== build 35 ==
Design izhikevich_neuron, start of the top module:
module izhikevich_neuron #(parameter DT = 16'h0100)  
(
    input wire clk,
    input wire rst,
    input wire [15:0] I,           
    output reg spike               
);
    reg signed [15:0] v, u;
    wire signed [15:0] a = 16'h0051;    
    wire signed [15:0] b = 16'h0200;    
    wire signed [15:0] c = -16'sd16640;  
    wire signed [15:0] d = 16'h0800;    
    wire signed [15:0] v_sq;
    wire signed [15:0] term1, term2, term3, dv_raw, du_raw;
    wire signed [15:0] bv;
    localparam signed [15:0] V_THRESH = 16'd7680;  
    cordic_mult sq_v (.x(v), .y(v), .out(v_sq));
    cordic_mult mul_004 (.x(16'h0148), .y(v_sq), .out(term1));
    cordic_mult mul_5v (.x(16'h0500), .y(v), .out(term2));
    assign term3 = 16'd35840;  
    assign dv_raw = term1 + term2 + term3 - u + I;
    cordic_mult mul_bv (.x(b), .y(v), .out(bv));
    assign du_raw = (bv - u);
    wire signed [15:0] du;
    cordic_mult mul_a (.x(a), .y(du_raw), .out(du));
    wire signed [31:0] dv_dt = dv_raw * $signed(DT);
    wire signed [31:0] du_dt = du * $signed(DT);
    always @(posedge clk or posedge rst) begin
        if (rst) begin
            v <= c;
            u <= 0;
            spike <= 0;
        end else begin
            if (v >= V_THRESH) begin
                v <= c;
                u <= u + d;
                spike <= 1;
            end else begin
                v <= v + dv_dt[23:8];  
                u <= u + du_dt[23:8];
  ...
Settings: LEC_CHECK=0, CAP_MARGIN=25, CELL_PAD_IN_SITES_GLOBAL_PLACEMENT=2, CORE_MARGIN=2, CORE_UTILIZATION=30, CTS_CLUSTER_SIZE=22, HOLD_SLACK_MARGIN=0.25, MIN_ROUTING_LAYER=met2, PLACE_DENSITY_LB_ADDON=0.27, SLEW_MARGIN=10; clock period 12.0 ns.
run.sh (not shown) runs the stock make flow with config.mk's settings and CLKGATE_MAP_FILE=.
Edits applied to the flow inputs when going from build 35 to build 51:
Settings: CORE_UTILIZATION now 40, was 30; CAP_MARGIN now 20, was 25; CELL_PAD_IN_SITES_GLOBAL_PLACEMENT now 3, was 2; MIN_ROUTING_LAYER no longer set, was met2; PLACE_DENSITY now 0.91, previously not set; CTS_CLUSTER_SIZE now 26, was 22; CTS_CLUSTER_DIAMETER now 291, previously not set; HOLD_SLACK_MARGIN no longer set, was 0.25; TNS_END_PERCENT now 40, previously not set; SLEW_MARGIN now 15, was 10; ABC_AREA now 0, previously not set; PLACE_DENSITY_LB_ADDON no longer set, was 0.27.
==> results <==
In the flow results for build 35 and build 51, the wire length per cell after detailed routing is larger on build 35. Compared build 51 vs build 35, and routed length on met1 is up in build 51. From build 35 to build 51 the numbers moved as follows: routed wire length down 3600 um; global routing usage on met3 moved down; die size shows a reduction of 25%; post-place setup slack grew by 0.17 ns; register-to-register slack climbed 0.18 ns. Going from build 35 to build 51, via count fell by about 30%; first-pass iteration count of the detailed router fell by 40; area of the mapped netlist stayed essentially flat.
Inputs modified between build 51 and build 56:
Settings: CELL_PAD_IN_SITES_DETAIL_PLACEMENT now 1, previously not set; SLEW_MARGIN now 20, was 15; CORE_UTILIZATION now 41, was 40; ABC_AREA now 1, was 0; CTS_CLUSTER_SIZE no longer set, was 26; CORE_ASPECT_RATIO now 1.92, previously not set; GPL_TIMING_DRIVEN now 0, previously not set; CTS_CLUSTER_DIAMETER no longer set, was 291; TNS_END_PERCENT no longer set, was 40; CORE_MARGIN now 3, was 2; PLACE_DENSITY no longer set, was 0.91.
## What came out
Compared with build 51, in build 56 growth of design area from synthesis to finish moved down; final period demand of the worst path now sits higher; die span in y higher; routed wire length grew by about 50%.
Build 56 completed end to end with timing, DRC and antenna clean.
Measured against each other, build 51 and build 56 differ in final cycle utilization of the critical path, the higher figure coming from build 56.
diff inputs: build 56 => build 10
Settings: CORE_MARGIN changed from 3 to 2; CTS_CLUSTER_SIZE newly set to 100; PLACE_DENSITY newly set to 0.86; CTS_CLUSTER_DIAMETER newly set to 331; CELL_PAD_IN_SITES_DETAIL_PLACEMENT removed (was 1); CORE_UTILIZATION changed from 41 to 40; TNS_END_PERCENT newly set to 10; GPL_TIMING_DRIVEN removed (was 0); ABC_AREA changed from 1 to 0; CORE_ASPECT_RATIO removed (was 1.92).
Notes after the runs:
- On total length of routed wires, the higher figure sits with build 56, not build 10.
- Build 10 has global-route wire length before repair below what build 56 had.
- Build 10 and build 56 ended up with nearly the same cell depth of the worst min-delay path.
- Compared build 10 vs build 56, and area share of buffers outside the clock network is up in build 10.
- Any difference in maximum frequency between build 56 and build 10 is small enough to ignore.
#### Input delta (build 92 over build 10)
Settings: setting PLACE_DENSITY_LB_ADDON to 0.3 for the first time; removing CELL_PAD_IN_SITES_GLOBAL_PLACEMENT (formerly 3); changing CORE_UTILIZATION from 40 to 20; removing PLACE_DENSITY (formerly 0.86).
Findings:
- Build 92 has completed all stages; timing, DRC and antenna checks passed.
- The start point of the critical path comes out v[5]$_DFF_PP0_ in one run and v[6]$_DFF_PP0_ in the other, namely in build 10 and build 92 respectively.
- In terms of final period utilization, build 10 and build 92 differ only marginally.
- Compared to build 10, build 92 leaves more free space in the core.
- After synthesis and placement, the instance count of build 92 is above that of build 10.
#### Input delta (build 26 over build 92)
Settings: a change of ABC_AREA from 0 to 1; a change of CORE_UTILIZATION from 20 to 40.
[summary]
- Summary of build 26 over build 92: summed standard-cell area reported by yosys shows an increase of about 7%, routed wire length on met3 increased by 160% relative to the old numbers, final cell count dropped 116.

---

Setup of raven:
Starting RTL as in the previous note.
==> flow/config.mk <==
export PLATFORM = sky130hd
export DESIGN_NAME = izhikevich_neuron
export DESIGN_NICKNAME = izhikevich_neuron
export VERILOG_FILES = /design/flow/design.v
export SDC_FILE = /design/flow/constraint.sdc
export NUM_CORES = 4
export LEC_CHECK = 0
export ABC_AREA = 1
export CAP_MARGIN = 20
export CORE_MARGIN = 2
export CORE_UTILIZATION = 72
export MAX_ROUTING_LAYER = met4
export PLACE_DENSITY_LB_ADDON = 0.08
export SLEW_MARGIN = 20
==> flow/constraint.sdc <==
create_clock -name core_clock -period 6.49 [get_ports {clk}]
set_input_delay 1.2980 -clock core_clock [delete_from_list [all_inputs] [get_ports {clk}]]
set_output_delay 1.2980 -clock core_clock [all_outputs]
set_load 0.01 [all_outputs]
Seen in the log of raven: GRT-0232 during 5_1_grt, after which the run never completed.
## Diff of input files: ember against raven
Settings: removing ABC_AREA (formerly 1); removing MAX_ROUTING_LAYER (formerly met4); changing CORE_UTILIZATION from 72 to 40; removing PLACE_DENSITY_LB_ADDON (formerly 0.08); setting PLACE_DENSITY to 0.6 for the first time; changing the clock period (ns, I/O delays scaled along) from 6.49 to 12.0.
In the floorplan summary, ember is listed with a die area greater than that of raven.
ember completed every stage of the flow, and the final layout passed the timing, design-rule and antenna checks.
The higher final RePlAce weighted congestion came out of raven.
NOTE: post-CTS resize count in ember falls short of that of raven
Worst-case setup slack after placement, ember and raven: larger value in ember
In ember, area share of fa/ha/maj cells after synthesis is higher than in raven.
ember against raven: floorplan core density lower, synthesized area per cell saw an increase.
What quartz does differently from ember at the input level:
Settings: setting ABC_AREA to 1 for the first time; changing SLEW_MARGIN from 20 to 15; setting CTS_CLUSTER_DIAMETER to 291 for the first time; setting TNS_END_PERCENT to 40 for the first time; removing PLACE_DENSITY (formerly 0.6); setting CTS_CLUSTER_SIZE to 26 for the first time.
==> comparison <==
Synthesized area on quartz is up relative to ember.
Any difference in worst setup skew after layout between ember and quartz is small enough to ignore.
Compared with ember, quartz shows a ratio of final minimum period to clock period that is 1.0 points lower.
quartz vs ember: final routed wirelength across all metal layers up
Relative to quartz, the following input files were edited for garnet:
Settings: changing SLEW_MARGIN from 15 to 20; changing ABC_AREA from 1 to 0; changing CTS_CLUSTER_SIZE from 26 to 100; changing CTS_CLUSTER_DIAMETER from 291 to 331; changing TNS_END_PERCENT from 40 to 10; changing CORE_UTILIZATION from 40 to 25; setting PLACE_DENSITY to 0.91 for the first time.
## What came out
Library cell contributing the largest single delay on the critical path = sky130_fd_sc_hd__dfstp_4: quartz; library cell contributing the largest single delay on the critical path = sky130_fd_sc_hd__dfstp_2: garnet
Final weighted congestion in routability-driven placement was higher in the run labelled quartz.
[compare] base=quartz new=garnet: routed wire length -about 5.3%; total via count after detailed routing -1,059; number of design-rule violations left by the first detailed-router iteration +about 70%; area of the mapped netlist -6.7%.
Horizontal die dimension, garnet and quartz, higher one = garnet.
The following lists how cedar was set up differently from garnet:
Settings: PLACE_DENSITY_LB_ADDON now 0.3, previously not set; PLACE_DENSITY no longer set, was 0.91; CORE_UTILIZATION now 63, was 25.
[summary]
- Going from garnet to cedar, worst hold slack went down; global-route met1 utilization went up; achievable clock frequency went up.
- Compare garnet and cedar | non-clock buffer count higher: garnet
- Against garnet, the final cell area of cedar is lower.
- On area enclosed by the die boundary: cedar sits below garnet.
- Between garnet and cedar, the vertical die size is lower for cedar.

---

izhikevich_neuron again, from the RTL that the note above started with.
export LEC_CHECK = 0
export CAP_MARGIN = 20
export CORE_MARGIN = 2
export CORE_UTILIZATION = 62
export CTS_CLUSTER_DIAMETER = 193
export CTS_CLUSTER_SIZE = 98
export PLACE_DENSITY = 0.6
export SLEW_MARGIN = 20
create_clock -name core_clock -period 10.2 [get_ports {clk}]
The baseline finished but failed the layout checks on negative setup slack.
Next try:
CORE_UTILIZATION = 40   (was 62)
CTS_CLUSTER_DIAMETER = default   (was 193)
CTS_CLUSTER_SIZE = default   (was 98)
clock period = 11.7 ns   (was 10.2 ns; I/O delays follow)
Effect: The changed run completed with no timing, DRC or antenna violations; via count drops by 9.1%; worst setup slack is better by 1200 ps; critical path depth drops by 4; synthesized cell count stays the same; register-to-register slack is better by 1200 ps; design area drops by 8.8%; utilization drops by 33 points; clock skew drops by 6.7 ps.
Next try:
ABC_AREA = 1   (was default)
CORE_UTILIZATION = 70   (was 40)
CTS_CLUSTER_DIAMETER = 72   (was default)
SETUP_SLACK_MARGIN = -0.46   (was default)
clock period = 7.8 ns   (was 11.7 ns; I/O delays follow)
With this change the flow produced a layout that fails on negative setup slack; clock skew came out higher by 3.5 ps; global-route usage went up by 19 points; cell area rose by about a fifth; die size falls by well over a third; non-clock buffer count came out higher by 178.
Next try:
ABC_AREA = default   (was 1)
CORE_UTILIZATION = 72   (was 70)
CTS_CLUSTER_DIAMETER = default   (was 72)
PLACE_DENSITY = default   (was 0.6)
SETUP_SLACK_MARGIN = -0.52   (was -0.46)
clock period = 11.4 ns   (was 7.8 ns; I/O delays follow)
The changed run completed and failed the layout checks on negative setup slack.
Wire length fell by 38%.
Cell area fell by 18%.
Sequential cell count does not change.
Next try:
CORE_UTILIZATION = 66   (was 72)
HOLD_SLACK_MARGIN = -0.08   (was default)
SETUP_SLACK_MARGIN = default   (was -0.52)
clock period = 8.19 ns   (was 11.4 ns; I/O delays follow)
=>
- The changed run finished but fails on negative setup slack
- count of clock-buffer cells in the layout goes up by 1
- worst hold slack is about the same
- via count goes up by roughly a tenth
- sequential share of layout area goes down by 0.60 points
- global-route usage goes down by 0.84 points
- cell area goes up by roughly a tenth
- wire length goes up by about a fifth
- worst setup slack loses 3400 ps

---

izhikevich_neuron again, from the RTL that the note above started with.
==> flow/config.mk <==
export PLATFORM = sky130hd
export DESIGN_NAME = izhikevich_neuron
export DESIGN_NICKNAME = izhikevich_neuron
export VERILOG_FILES = /design/flow/design.v
export SDC_FILE = /design/flow/constraint.sdc
export NUM_CORES = 4
export LEC_CHECK = 0
export ABC_AREA = 1
export CAP_MARGIN = 20
export CORE_MARGIN = 2
export CORE_UTILIZATION = 71
export CTS_CLUSTER_DIAMETER = 196
export PLACE_DENSITY_LB_ADDON = 0.11
export SETUP_SLACK_MARGIN = -0.63
export SLEW_MARGIN = 20
==> flow/constraint.sdc <==
create_clock -name core_clock -period 10.0 [get_ports {clk}]
set_input_delay 2.0000 -clock core_clock [delete_from_list [all_inputs] [get_ports {clk}]]
set_output_delay 2.0000 -clock core_clock [all_outputs]
set_load 0.01 [all_outputs]
The baseline finished with setup timing left.
==> next run, changes <==
- CORE_UTILIZATION: 71 -> 72
- CTS_CLUSTER_DIAMETER: 196 -> not set
- MAX_ROUTING_LAYER: not set -> met4
- PLACE_DENSITY_LB_ADDON: 0.11 -> not set
- SETUP_SLACK_MARGIN: -0.63 -> not set
- clock period: 10.0 -> 6.49 ns (I/O delays scaled with it)
The changed run ended with an error in global routing, error GRT-0232.
Synthesized area stays the same.
Die size is lower by 1.4%.
Synthesized cell count stays the same.

---

Setup of build 33:
izhikevich_neuron again, from the RTL that the note above started with.
==> flow/config.mk <==
export PLATFORM = sky130hd
export DESIGN_NAME = izhikevich_neuron
export DESIGN_NICKNAME = izhikevich_neuron
export VERILOG_FILES = /design/flow/design.v
export SDC_FILE = /design/flow/constraint.sdc
export NUM_CORES = 4
export LEC_CHECK = 0
export ABC_AREA = 0
export CAP_MARGIN = 20
export CELL_PAD_IN_SITES_GLOBAL_PLACEMENT = 3
export CORE_MARGIN = 2
export CORE_UTILIZATION = 40
export CTS_CLUSTER_DIAMETER = 331
export CTS_CLUSTER_SIZE = 100
export PLACE_DENSITY_LB_ADDON = 0.3
export SLEW_MARGIN = 20
export TNS_END_PERCENT = 10
==> flow/constraint.sdc <==
create_clock -name core_clock -period 12.0 [get_ports {clk}]
set_input_delay 2.4000 -clock core_clock [delete_from_list [all_inputs] [get_ports {clk}]]
set_output_delay 2.4000 -clock core_clock [all_outputs]
set_load 0.01 [all_outputs]
--- input diff build 33..build 9 ---
Settings: changing CTS_CLUSTER_DIAMETER from 331 to 338; removing CELL_PAD_IN_SITES_GLOBAL_PLACEMENT (formerly 3); changing TNS_END_PERCENT from 10 to 40; removing PLACE_DENSITY_LB_ADDON (formerly 0.3); changing SLEW_MARGIN from 20 to 15.
==> comparison <==
- Taking build 33 as the reference point, the wire length of the first global-routing pass of build 9 falls by about 2%.
- | tally of clock buffers in the finished layout | build 9 vs build 33 | 1 higher |
- Combinational gate area, build 9 and build 33: lower on build 33
- On post-route minimum period, build 33 loses to build 9.
- Build 33 did not stop at any stage, and its layout met the timing, design-rule and antenna checks.
- Build 9 went all the way through synthesis, placement and routing and the layout is clean on timing, DRC and antenna.
Input-level comparison between build 94 and build 9:
Settings: a change of CTS_CLUSTER_DIAMETER from 338 to 291; an added PLACE_DENSITY of 0.86; a change of CORE_UTILIZATION from 40 to 21; a change of CTS_CLUSTER_SIZE from 100 to 26.
## What came out
- Changes observed in build 94 relative to build 9: final area +about 3.5%; met3 demand-to-capacity share in global routing -0.57 points; maximum operating frequency decreased by 0.67 MHz relative to the old numbers; cell count now sits higher.
- For build 94, the critical path endpoint was v[14]$_DFF_PP0_, unlike build 9, where it was v[15]$_DFF_PP1_.
- When build 94 is set beside build 9, its critical path depth in cells turns out to be 2 smaller.
- Build 94 vs build 9: average vias per placed instance down by more than 10%
- Worst-case clock buffer depth: build 9 vs build 94 identical
Relative to build 94, the following input files were edited for build 24:
Settings: swapping 0 for 1 in ABC_AREA; swapping 21 for 33 in CORE_UTILIZATION; swapping 0.86 for 0.91 in PLACE_DENSITY; swapping 26 for 100 in CTS_CLUSTER_SIZE.
Notes after the runs:
Fraction of area in registers of build 94 is on par with build 24.
Average cell area after synthesis (build 24 over build 94): decrease, about 13%
Cmp build 24 vs build 94: post-synthesis instance area higher in build 24
Between build 24 and build 94, it is build 24 whose final-stage net count is higher, by 16%.
As far as number of sinks handled by clock tree synthesis goes, build 94 and build 24 are indistinguishable; the numbers are identical.
[build 24 vs build 94] final worst-path cycle share: lower in build 24
> inputs changed (build 24 -> build 30)
Settings: changing ABC_AREA from 1 to 0; setting PLACE_DENSITY_LB_ADDON to 0.04 for the first time; changing CORE_UTILIZATION from 33 to 40; removing PLACE_DENSITY (formerly 0.91); changing CTS_CLUSTER_SIZE from 100 to 26; setting CORE_ASPECT_RATIO to 1.98 for the first time.
==> results <==
Taking build 24 as the reference point, the wire length of the first global-routing pass of build 30 falls by 1800 um.
Compared to build 24, build 30 has area growth from synthesis to layout 4.5 points higher.
Final critical-path setup slack sits lower in build 30 than in build 24.
Summary — final cell count, build 30 relative to build 24: lower, by 480.
For build 75, these inputs were changed with respect to build 30:
Settings: swapping 40 for 41 in CORE_UTILIZATION; clearing CTS_CLUSTER_SIZE, which used to be 26; clearing TNS_END_PERCENT, which used to be 40; clearing CORE_ASPECT_RATIO, which used to be 1.98; clearing CTS_CLUSTER_DIAMETER, which used to be 291; clearing PLACE_DENSITY_LB_ADDON, which used to be 0.04; clearing ABC_AREA, which used to be 0; putting CELL_PAD_IN_SITES_DETAIL_PLACEMENT at 1 where nothing was set; swapping 15 for 20 in SLEW_MARGIN.
--- outcome ---
- Peak per-stage delay on the critical path, build 30 and build 75: larger value in build 30
- Build 75 -> build 30: flop share of the area flat
- Compared to build 30, the router laid down more metal wire for build 75.
- First-pass GRT wire length sits lower in build 75 than in build 30.
- Build 30 was larger in final cell area than build 75.
- Between build 30 and build 75, the difference in global-route usage over all layers is negligible.
- Going from build 30 to build 75, synthesis-to-layout area growth -0.52 points, count of clock tree sinks shows no meaningful change, fmax went down, core utilization up 0.62 points.
